==> 10-09 <==
==> flow/design.v <==
module fp10 #(
    parameter HALF = 100          
)(
    input  wire clk_in,
    input  wire reset,
    output wire tick
);
    reg [22:0] counter;
    reg clk_out;
    always @(posedge clk_in or posedge reset) begin
        if (reset) begin
            counter <= 0;
            clk_out <= 0;
        end
        else if (counter == HALF - 1) begin
            counter <= 0;
            clk_out <= ~clk_out;
        end
        else begin
            counter <= counter + 1;
        end
    end
    assign tick = (counter == HALF - 1) && ~clk_out;
endmodule
module miao10(clk, reset, tick, cout, qout);
input clk, reset, tick;
output cout;
output reg [7:0] qout;
always@(posedge clk or posedge reset) begin
   if (reset)
      qout <= 0;
   else if (tick) begin
      if(qout == 4)
         qout <= 0;
      else
         qout <= qout + 1;
   end
end
assign cout = (qout == 4) ? 1 : 0;
endmodule
module miao(qout,reset,clk,tick,cin,secin1,cout);
input clk,reset,tick,cin;
input [7:0] secin1;
output reg[7:0] qout;
output cout;
always@(posedge clk or posedge reset)
begin
	if(reset) qout<=0;
	else if(tick && cin)
	begin
   if(qout==59) begin qout<=0;end
	        else qout<=qout+1;end
end
assign cout=((qout==59)&&(secin1==4))?1:0;
endmodule
module fen(qout,am,am_fall,reset,clk,tick,cin,cout,nout,secin,secin1,naozhong);
input clk,reset,tick,am,am_fall,cin,naozhong;
input [7:0] secin;
input [7:0] secin1;
output reg[7:0] qout;
output reg[7:0] nout;
output   cout;
always@(posedge clk or posedge reset)
begin
	if(reset) qout<=0;
	else if(tick&&(~naozhong)&&(~am||cin))
	begin
   if(qout==59) begin qout<=0;end
	        else qout<=qout+1;end
end
always@(posedge clk or posedge reset)
begin
	if(reset) nout<=0;
	else if(am_fall&&naozhong)
	begin
	if(nout==59) begin nout<=0;end
		     else nout<=nout+1;end
end
assign cout=((qout==59)&&(secin==59)&&(secin1==4))?1:0;
endmodule
module shi(qout,ah,ah_fall,reset,clk,tick,cin,naozhong,nout);
input clk,reset,tick,ah,ah_fall,cin,naozhong;
output reg[7:0] qout;
output reg[7:0] nout;
always@(posedge clk or posedge reset)
begin
	if(reset) qout<=0;
	else if(tick&&(~naozhong)&&(~ah||cin))
	begin
   if(qout==23) qout<=0;
	        else qout<=qout+1;end
end
always@(posedge clk or posedge reset)
begin
	if(reset) nout<=0;
	else if(ah_fall&&naozhong)
	begin
	if(nout==23) begin nout<=0;end
		     else nout<=nout+1;end
end
endmodule
module alarm(en,clk,tick,reset,cin,set,shi,daodian,min,miao);
input [7:0] shi;
input [7:0] min;
input [7:0] miao;
input reset,cin,clk,tick,en;
output reg[7:0] set;
output daodian;
always@(posedge clk or posedge reset)
begin
	if(reset) set<=0;
	else if(tick)
	begin
		if(set==23)
		set<=0;
		else if(~cin)
		set<=set+1;
	end
end
assign daodian=(en&&(min==8'b0)&&(miao < 10))?1:0;
endmodule
module naozhong(
    input wire [7:0] shi_nao,
    input wire [7:0] shi_date,
    input wire [7:0] fen_nao,
    input wire [7:0] fen_date,
    input wire switch, clk, reset, tick,
    input wire switch_rise,
    output reg audio
);
    reg en_reg;
    reg alarm_enabled;
    always @(posedge clk or posedge reset)
    begin
        if (reset)
            en_reg <= 0;
        else if (tick)
        begin
            if (switch)
            begin
                en_reg <= 1;
            end
            else
                en_reg <= 0;
        end
    end
    always @(posedge clk or posedge reset)
    begin
        if (reset)
            alarm_enabled <= 1;
        else if (switch_rise)
            alarm_enabled <= !alarm_enabled;
    end
    always @(posedge clk or posedge reset)
    begin
        if (reset)
            audio <= 0;
        else if (tick)
        begin
            if (alarm_enabled && en_reg && (shi_nao == shi_date)&&(fen_nao == fen_date))
                audio <= 1;
            else
                audio <= 0;
        end
    end
endmodule
module audio(
    input wire clk,            
    input wire reset,          
    input wire en,             
    output wire pwm_out        
);
    parameter C4 = 261;
    parameter D4 = 293;
    parameter E4 = 329;
    parameter F4 = 349;
    parameter G4 = 392;
    parameter A4 = 440;
    parameter B4 = 493;
    parameter E_DI = 82;
    parameter FS = 93;
    parameter CLK_FREQ = 50000;
    parameter LONG  = 2000;
    parameter SHORT = 1000;
    reg [31:0] counter;
    reg [31:0] pwm_duty_cycle;   
    reg [31:0] note_freq;
    reg [31:0] note_duration_counter;
    reg [3:0] note_index;   
    function [31:0] note_table;
        input [3:0] idx;
        case (idx)
            4'd0:  note_table = D4;
            4'd1:  note_table = G4;
            4'd2:  note_table = B4;
            4'd3:  note_table = G4;
            4'd4:  note_table = A4;
            4'd5:  note_table = D4;
            4'd6:  note_table = E4;
            4'd7:  note_table = B4;
            4'd8:  note_table = G4;
            4'd9:  note_table = E_DI;
            4'd10: note_table = D4;
            4'd11: note_table = B4;
            4'd12: note_table = G4;
            4'd13: note_table = E_DI;
            4'd14: note_table = B4;
            4'd15: note_table = FS;
            default: note_table = B4;
        endcase
    endfunction
    function [31:0] duration_table;
        input [3:0] idx;
        case (idx)
            4'd5, 4'd6: duration_table = SHORT;
            default:    duration_table = LONG;
        endcase
    endfunction
    always @(posedge clk or posedge reset) begin
        if (reset) begin
            counter <= 0;
            pwm_duty_cycle <= 0;
        end else if (en) begin
            if (counter >= CLK_FREQ / note_freq) begin
                counter <= 0;
                pwm_duty_cycle <= ~pwm_duty_cycle;
            end else begin
                counter <= counter + 1;
            end
        end
    end
    always @(posedge clk or posedge reset) begin
        if (reset) begin
            note_index <= 0;
            note_freq <= note_table(4'd0);
            note_duration_counter <= 0;
        end else if (en) begin
            if (note_duration_counter >= duration_table(note_index)) begin
                note_duration_counter <= 0;
                note_index <= (note_index + 1) % 8;   
                note_freq <= note_table(note_index);
            end else begin
                note_duration_counter <= note_duration_counter + 1;
            end
        end
    end
    assign pwm_out = pwm_duty_cycle;
endmodule
module bcd(
	input	[7:0]	bin_in,
	output	[9:0]	bcd_out
    );
reg [3:0] ones;
reg [3:0] tens;
reg [1:0] hundreds;
integer i;
always @(*) begin
	ones 		= 4'd0;
	tens 		= 4'd0;
	hundreds 	= 2'd0;
	for(i = 7; i >= 0; i = i - 1) begin
		if (ones >= 4'd5) 		ones = ones + 4'd3;
		if (tens >= 4'd5) 		tens = tens + 4'd3;
		if (hundreds >= 4'd5)	hundreds = hundreds + 4'd3;
		hundreds = {hundreds[0],tens[3]};
		tens	 = {tens[2:0],ones[3]};
		ones	 = {ones[2:0],bin_in[i]};
	end
end	
assign bcd_out = {hundreds, tens, ones};
endmodule
module display(qin,sig);
input[3:0] qin;
output reg [0:6]sig;
always@(qin)
begin case(qin)
4'd0:sig=7'b0000001;
4'd1:sig=7'b1001111;
4'd2:sig=7'b0010010;
4'd3:sig=7'b0000110;
4'd4:sig=7'b1001100;
4'd5:sig=7'b0100100;
4'd6:sig=7'b0100000;
4'd7:sig=7'b0001111;
4'd8:sig=7'b0000000;
4'd9:sig=7'b0000100;
default:sig=7'b0000001;
endcase
end 
endmodule 
module mux2to1 (
   input wire [7:0] a,    
	input wire [7:0] b, 	 
   input wire sel,  
   output wire [7:0] y   
);
    assign y = (sel) ? a : b;
endmodule
module shuzizhong(
    input wire clk1,         
    input wire reset,        
    input wire ah1,          
    input wire am1,          
    input wire alarm1,       
    input wire en,           
    input wire naozhong,     
    output wire [0:6] shi,       
    output wire [0:6] ge,        
    output wire [0:6] min_shi,   
    output wire [0:6] min_ge,    
    output wire [0:6] sec_shi,   
    output wire [0:6] sec_ge,    
    output wire daodian,     
    output wire audio        
);
    wire tick;               
    wire [7:0] bb, miao1, fen1, shi1, nao_fen, nao_shi, set1;
    wire cout10, cout_miao, cout_fen, ring;
    wire [7:0] y_shi, y_fen, y_miao;
    wire [9:0] out, fen, miao;
    fp10 a(.clk_in(clk1), .reset(reset), .tick(tick));
    reg ah_s, ah, am_s, am, alarm_s, alarm;
    always @(posedge clk1 or posedge reset) begin
        if (reset) begin
            ah_s <= 1; ah <= 1;
            am_s <= 1; am <= 1;
            alarm_s <= 0; alarm <= 0;
        end else if (tick) begin
            ah_s <= ah1; ah <= ah_s;
            am_s <= am1; am <= am_s;
            alarm_s <= alarm1; alarm <= alarm_s;
        end
    end
    wire ah_fall = tick && ah && ~ah_s;
    wire am_fall = tick && am && ~am_s;
    wire alarm_rise = tick && ~alarm && alarm_s;
    miao10 inst16(.clk(clk1), .reset(reset), .tick(tick), .cout(cout10), .qout(bb));
    miao inst20(.qout(miao1), .reset(reset), .clk(clk1), .tick(tick), .cin(cout10),
                .secin1(bb), .cout(cout_miao));
    fen inst24(.qout(fen1), .am(am), .am_fall(am_fall), .reset(reset), .clk(clk1), .tick(tick),
               .cin(cout_miao), .cout(cout_fen), .nout(nao_fen), .secin(miao1), .secin1(bb),
               .naozhong(naozhong));
    shi inst19(.qout(shi1), .ah(ah), .ah_fall(ah_fall), .reset(reset), .clk(clk1), .tick(tick),
               .cin(cout_fen), .naozhong(naozhong), .nout(nao_shi));
    alarm inst3(.en(en), .clk(clk1), .tick(tick), .reset(reset), .cin(alarm), .set(set1),
                .shi(shi1), .daodian(daodian), .min(fen1), .miao(miao1));
    naozhong inst6(.shi_nao(nao_shi), .shi_date(shi1), .fen_nao(nao_fen), .fen_date(fen1),
                   .switch(alarm), .clk(clk1), .reset(reset), .tick(tick),
                   .switch_rise(alarm_rise), .audio(ring));
    audio inst5(.clk(clk1), .reset(reset), .en(ring), .pwm_out(audio));
    mux2to1 nn(.a(nao_shi), .b(shi1), .sel(naozhong), .y(y_shi));
    mux2to1 mm(.a(nao_fen), .b(fen1), .sel(naozhong), .y(y_fen));
    mux2to1 jj(.a(8'd0), .b(miao1), .sel(naozhong), .y(y_miao));
    bcd inst4(.bin_in(y_shi), .bcd_out(out));
    bcd inst(.bin_in(y_fen), .bcd_out(fen));
    bcd inst9(.bin_in(y_miao), .bcd_out(miao));
    display inst1(.qin(out[7:4]), .sig(shi));
    display inst2(.qin(out[3:0]), .sig(ge));
    display inst10(.qin(fen[7:4]), .sig(min_shi));
    display inst11(.qin(fen[3:0]), .sig(min_ge));
    display inst12(.qin(miao[7:4]), .sig(sec_shi));
    display inst13(.qin(miao[3:0]), .sig(sec_ge));
endmodule
==> flow/run.sh <==
#!/bin/bash
# the make line also repeats each setting of config.mk as NAME=value (left out here)
make -C /OpenROAD-flow-scripts/flow DESIGN_CONFIG=/design/flow/config.mk WORK_HOME=/design/flow/orfs CLKGATE_MAP_FILE= finish
==> flow/config.mk <==
export PLATFORM = sky130hd
export DESIGN_NAME = shuzizhong
export DESIGN_NICKNAME = shuzizhong
export VERILOG_FILES = /design/flow/design.v
export SDC_FILE = /design/flow/constraint.sdc
export NUM_CORES = 4
export LEC_CHECK = 0
export ABC_AREA = 1
export CAP_MARGIN = 30
export CELL_PAD_IN_SITES_DETAIL_PLACEMENT = 0
export CORE_MARGIN = 3
export CORE_UTILIZATION = 66
export HOLD_SLACK_MARGIN = 0.03
export MAX_ROUTING_LAYER = met5
export SLEW_MARGIN = 20
==> flow/constraint.sdc <==
create_clock -name core_clock -period 12.8 [get_ports {clk1}]
set_input_delay 2.5600 -clock core_clock [delete_from_list [all_inputs] [get_ports {clk1}]]
set_output_delay 2.5600 -clock core_clock [all_outputs]
set_load 0.01 [all_outputs]
==> 04-27 (differences from 10-09) <==
Settings changed: ABC_AREA 1 to default, CELL_PAD_IN_SITES_DETAIL_PLACEMENT 0 to 2, CORE_UTILIZATION 66 to 18, CTS_CLUSTER_DIAMETER from default to 217, CTS_CLUSTER_SIZE from default to 98, PLACE_DENSITY_LB_ADDON from default to 0.1, TNS_END_PERCENT from default to 15.
==> flow/constraint.sdc (replaced) <==
create_clock -name core_clock -period 33.0 [get_ports {clk1}]
set_input_delay 6.6000 -clock core_clock [delete_from_list [all_inputs] [get_ports {clk1}]]
set_output_delay 6.6000 -clock core_clock [all_outputs]
set_load 0.01 [all_outputs]
==> 02-25 (differences from 10-09) <==
Settings changed: CAP_MARGIN 30 to 20, CELL_PAD_IN_SITES_DETAIL_PLACEMENT 0 to default, CORE_MARGIN 3 to 2, CORE_UTILIZATION 66 to 62, CTS_CLUSTER_SIZE from default to 95, HOLD_SLACK_MARGIN 0.03 to default, MAX_ROUTING_LAYER met5 to default.
==> flow/constraint.sdc (replaced) <==
create_clock -name core_clock -period 11.2 [get_ports {clk1}]
set_input_delay 2.2400 -clock core_clock [delete_from_list [all_inputs] [get_ports {clk1}]]
set_output_delay 2.2400 -clock core_clock [all_outputs]
set_load 0.01 [all_outputs]
==> comparison table <==
| quantity | 10-09 | 02-25 | 04-27 |
|---|---|---|---|
| Detailed route wirelength on metal2 | 17.7 mm | 19.7 mm | 22.9 mm |
| Worst min-delay path endpoint | inst16.qout[2] | inst16.qout[2] | ah |
| Sum of met3 wire segment lengths after detailed routing | 2.29 mm | 2.44 mm | 970 um |
| Area fraction in mux cells | 0.0650% | 0.0650% | 4.86% |
| Synth Area per Inst | 6.67 sq um | 6.67 sq um | 8.08 sq um |
| Worst Setup Path Type | reg2reg | reg2reg | in2out |
| Final Worst Setup Slack | 0.703 ns | -0.302 ns | 12.90 ns |
| GR Layer Usage met1 | 40.6% | 39.8% | 15.9% |
| Most common cell in the synthesized netlist | sky130_fd_sc_hd__nand2_1 | sky130_fd_sc_hd__nand2_1 | sky130_fd_sc_hd__nor2_1 |
| Count of cells resized by post-cts repair | 3 | 26 | 0 |
| X dimension of the die | 159 um | 162 um | 294 um |
| Status | timing/DRC/antenna clean | finished with violations | timing/DRC/antenna clean |
| Violated checks | - | setup timing | - |
| Global-route wire length before repair | 63.8 mm | 65.0 mm | 81.3 mm |
| Net switching power | 497 uW | 572 uW | 97.7 uW |
| Final setup violation count | 0 | 10 | 0 |
| Post-synthesis simple-gate area fraction | 33.3% | 33.3% | 23.8% |
| Actual slew at the worst max-slew pin | 0.887 ns | 1.06 ns | 0.948 ns |
| Total of plain and repair buffers excluding clock buffers | 107 | 192 | 61 |
| Largest clock skew in the final design | 0.0120 ns | 0.0143 ns | 0.0181 ns |
| Share of synthesized area occupied by flip-flops and latches | 25.4% | 25.4% | 26.2% |
| Largest type area fraction | 24.1% | 24.1% | 24.8% |
| Switching share of power | 34.0% | 33.3% | 24.3% |
| Register area | 0.00392 sq mm | 0.00392 sq mm | 0.00391 sq mm |
Power figures rest on the tool's default switching activity, not on a simulated workload.
